// FIFO
module FIFO(clk, rst, wr_en, rd_en, buf_in, buf_out, buf_empty, buf_full, fifo_counter);
Size in the first run: about 2100 cells after synthesis, about 540 flip-flops, roughly 29 I/O pins, about 0.023 mm² of cells after synthesis.
clock: 5.0 ns
lec_check: 0
abc_area: 1
cap_margin: 30
cell_pad_in_sites_detail_placement: 2
cell_pad_in_sites_global_placement: 2
core_margin: 2
core_utilization: 40
cts_cluster_diameter: 345
gpl_timing_driven: 0
max_routing_layer: met4
setup_slack_margin: -0.42
slew_margin: 20
tns_end_percent: 55
run.sh (not shown) runs the stock make flow with config.mk's settings and CLKGATE_MAP_FILE=.
Edit:
Settings changed: CAP_MARGIN 30 to 20, CELL_PAD_IN_SITES_DETAIL_PLACEMENT 2 to default, CELL_PAD_IN_SITES_GLOBAL_PLACEMENT 2 to default, CORE_UTILIZATION 40 to 16, CTS_CLUSTER_DIAMETER 345 to default, GPL_TIMING_DRIVEN 0 to default, MAX_ROUTING_LAYER met4 to default, SETUP_SLACK_MARGIN -0.42 to default, TNS_END_PERCENT 55 to default.
Clock period 5.0 ns to 2.05 ns, I/O delays scaled along.
What happened:
- The changed run finished with negative setup slack left
- die size rises by 150%
- synthesized cell count is unchanged
- routed wire length came out lower by 22%
- clock skew came out higher by 0.020 ns
- synthesized area stays the same
Edit:
Settings changed: CORE_UTILIZATION 16 to 72.
Clock period 2.05 ns to 6.49 ns, I/O delays scaled along.
=> The new run produced a clean layout. Core utilization climbs by 58 points. Routed wire length drops by 12%. Total power drops by 73%. Hold slack improves by 0.28 ns. Worst setup slack improves by 2.8 ns. Clock-buffer cell count drops by 10. Non-clock buffer count drops by 210. Final area drops by about 18%. Final cell count drops by about 40%. Sequential power drops by about 70%. Clock power drops by about 70%.
Edit:
Settings changed: CTS_CLUSTER_DIAMETER from default to 381, PLACE_DENSITY_LB_ADDON from default to 0.06, SETUP_SLACK_MARGIN from default to -0.2.
Clock period 6.49 ns to 2.08 ns, I/O delays scaled along.
=>
- Now the flow completed, yet does not pass: negative setup slack
- wire length is higher by about 2.4%
- total power came out higher to 3.3 times its value
- combinational power went up to 3.7 times its value
- synthesized area does not change
- die area is unchanged
- final area increases by 6.3%
- global-route usage is higher by 0.86 points
- non-clock buffer count rises by 150
Edit:
Settings changed: ABC_AREA 1 to default, CORE_UTILIZATION 72 to 41, CTS_CLUSTER_DIAMETER 381 to default, PLACE_DENSITY_LB_ADDON 0.06 to default, SETUP_SLACK_MARGIN -0.2 to default.
Clock period 2.08 ns to 3.71 ns, I/O delays scaled along.
Now the flow ran to the end with no violations.
Routed wire length is lower by about a fifth.
Sequential power came out lower by well over a third.
Global-route usage decreases by 17 points.

---

FIFO again, from the RTL that the note above started with.
clock: 5.41 ns
lec_check: 0
abc_area: 1
cap_margin: 0
cell_pad_in_sites_global_placement: 0
core_aspect_ratio: 0.98
core_margin: 2
core_utilization: 51
cts_cluster_diameter: 148
gpl_timing_driven: 1
hold_slack_margin: 0.3
max_routing_layer: met4
place_density_lb_addon: 0.17
setup_slack_margin: 0.52
slew_margin: 35
tns_end_percent: 70
The starting point completed without violations.
==> next run, changes <==
==> flow/config.mk (replaced) <==
export PLATFORM = sky130hd
export DESIGN_NAME = FIFO
export DESIGN_NICKNAME = FIFO
export VERILOG_FILES = /design/flow/design.v
export SDC_FILE = /design/flow/constraint.sdc
export NUM_CORES = 4
export LEC_CHECK = 0
export ABC_AREA = 1
export CAP_MARGIN = 20
export CELL_PAD_IN_SITES_GLOBAL_PLACEMENT = 0
export CORE_ASPECT_RATIO = 0.98
export CORE_MARGIN = 2
export CORE_UTILIZATION = 71
export CTS_CLUSTER_DIAMETER = 339
export CTS_CLUSTER_SIZE = 25
export GPL_TIMING_DRIVEN = 1
export HOLD_SLACK_MARGIN = 0.3
export MAX_ROUTING_LAYER = met4
export SETUP_SLACK_MARGIN = -0.08
export SLEW_MARGIN = 25
export TNS_END_PERCENT = 60
==> flow/constraint.sdc (replaced) <==
create_clock -name core_clock -period 1.22 [get_ports {clk}]
set_input_delay 0.2440 -clock core_clock [delete_from_list [all_inputs] [get_ports {clk}]]
set_output_delay 0.2440 -clock core_clock [all_outputs]
set_load 0.01 [all_outputs]
What happened: With this change the flow ran to the end with violations: negative setup slack. Setup slack is worse by 3000 ps. Clock-buffer cell count decreases by 23. Sequential cell count stays the same. Total power grows to 4.9 times its value.
==> next run, changes <==
==> flow/config.mk (replaced) <==
export PLATFORM = sky130hd
export DESIGN_NAME = FIFO
export DESIGN_NICKNAME = FIFO
export VERILOG_FILES = /design/flow/design.v
export SDC_FILE = /design/flow/constraint.sdc
export NUM_CORES = 4
export LEC_CHECK = 0
export CAP_MARGIN = 20
export CORE_MARGIN = 2
export CORE_UTILIZATION = 40
export SLEW_MARGIN = 20
==> flow/constraint.sdc (replaced) <==
create_clock -name core_clock -period 3.12 [get_ports {clk}]
set_input_delay 0.6240 -clock core_clock [delete_from_list [all_inputs] [get_ports {clk}]]
set_output_delay 0.6240 -clock core_clock [all_outputs]
set_load 0.01 [all_outputs]
Outcome:
- The new run passed the timing, DRC and antenna checks
- sequential power goes down by well over a third
- count of clock-buffer cells in the layout goes up by 31
- total power goes down by well over a third
- die size goes up by well over a third
- via count goes down by well over a third
- global-route usage goes down by 22 points
- routed wire length goes down by a quarter to a third
- design area goes down by roughly a tenth
- utilization goes down by 41 points
- flip-flop count is unchanged

---

== run A ==
FIFO again, from the RTL that the note above started with.
clock: 2.07 ns
lec_check: 0
abc_area: 1
cap_margin: 20
cell_pad_in_sites_global_placement: 0
core_aspect_ratio: 0.98
core_margin: 2
core_utilization: 72
cts_cluster_diameter: 349
cts_cluster_size: 14
gpl_timing_driven: 1
max_routing_layer: met4
place_density_lb_addon: 0.08
setup_slack_margin: -0.2
slew_margin: 25
tns_end_percent: 60
| run A | all stages done | FAIL | negative setup slack |
diff inputs: run A => run B
Settings: ABC_AREA removed (was 1); CTS_CLUSTER_SIZE changed from 14 to 25; PLACE_DENSITY_LB_ADDON removed (was 0.08); HOLD_SLACK_MARGIN newly set to -0.08; SETUP_SLACK_MARGIN changed from -0.2 to 0.52; CORE_UTILIZATION changed from 72 to 68; the clock period (ns, I/O delays scaled along) changed from 2.07 to 1.31.
## What came out
Nothing crashed in run B and all stages finished; the problem is that the final layout failed, the offending checks being negative setup slack. Sequential cell area in the final layout: run B vs run A — no meaningful difference. Looking at group with the largest share of power, the sequential cells result is from run B; the combinational logic one comes from run A. Comparing the two runs side by side, run B comes out behind run A on overall power after layout. Looking at start point of the critical path, the fifo_counter[4] result is from run B; the fifo_counter[1] one comes from run A. In the reports for run A and run B, the smaller met1 wire length belongs to run B. Wire: run B routes less than run A.
--- input diff run B..run C ---
Settings: GPL_TIMING_DRIVEN: 1 -> unset; CELL_PAD_IN_SITES_GLOBAL_PLACEMENT: 0 -> unset; CORE_UTILIZATION: 68 -> 40; CTS_CLUSTER_DIAMETER: 349 -> unset; CORE_ASPECT_RATIO: 0.98 -> unset; MAX_ROUTING_LAYER: met4 -> unset; HOLD_SLACK_MARGIN: -0.08 -> unset; SETUP_SLACK_MARGIN: 0.52 -> unset; SLEW_MARGIN: 25 -> 20; TNS_END_PERCENT: 60 -> unset; CTS_CLUSTER_SIZE: 25 -> unset; the clock period (ns, I/O delays scaled along): 1.31 -> 3.71.
==> results <==
Run C: all stages complete, timing, DRC and antenna checks passed
Compared with run B, in run C final standard cell count with taps included and fillers excluded has increased, logic area went down by 440 um^2.
Compared with run B, post-route cell area in run C decreased by a few percent.
Compared with run B, run C shows a worst relative slew slack that is 20 points lower.
| total power | run C vs run B | better |
Run C ends up with higher total CTS buffers than run B does.
Chip area for run C: about 70% up relative to run B
Sort run C and run B by total of fill cells in the finished design desc -> top: run C
Note that the sequential power recorded for run B amounts to 2.7 times the value seen in run C.
No activity file was given, so power comes from the tool's default toggle rates.
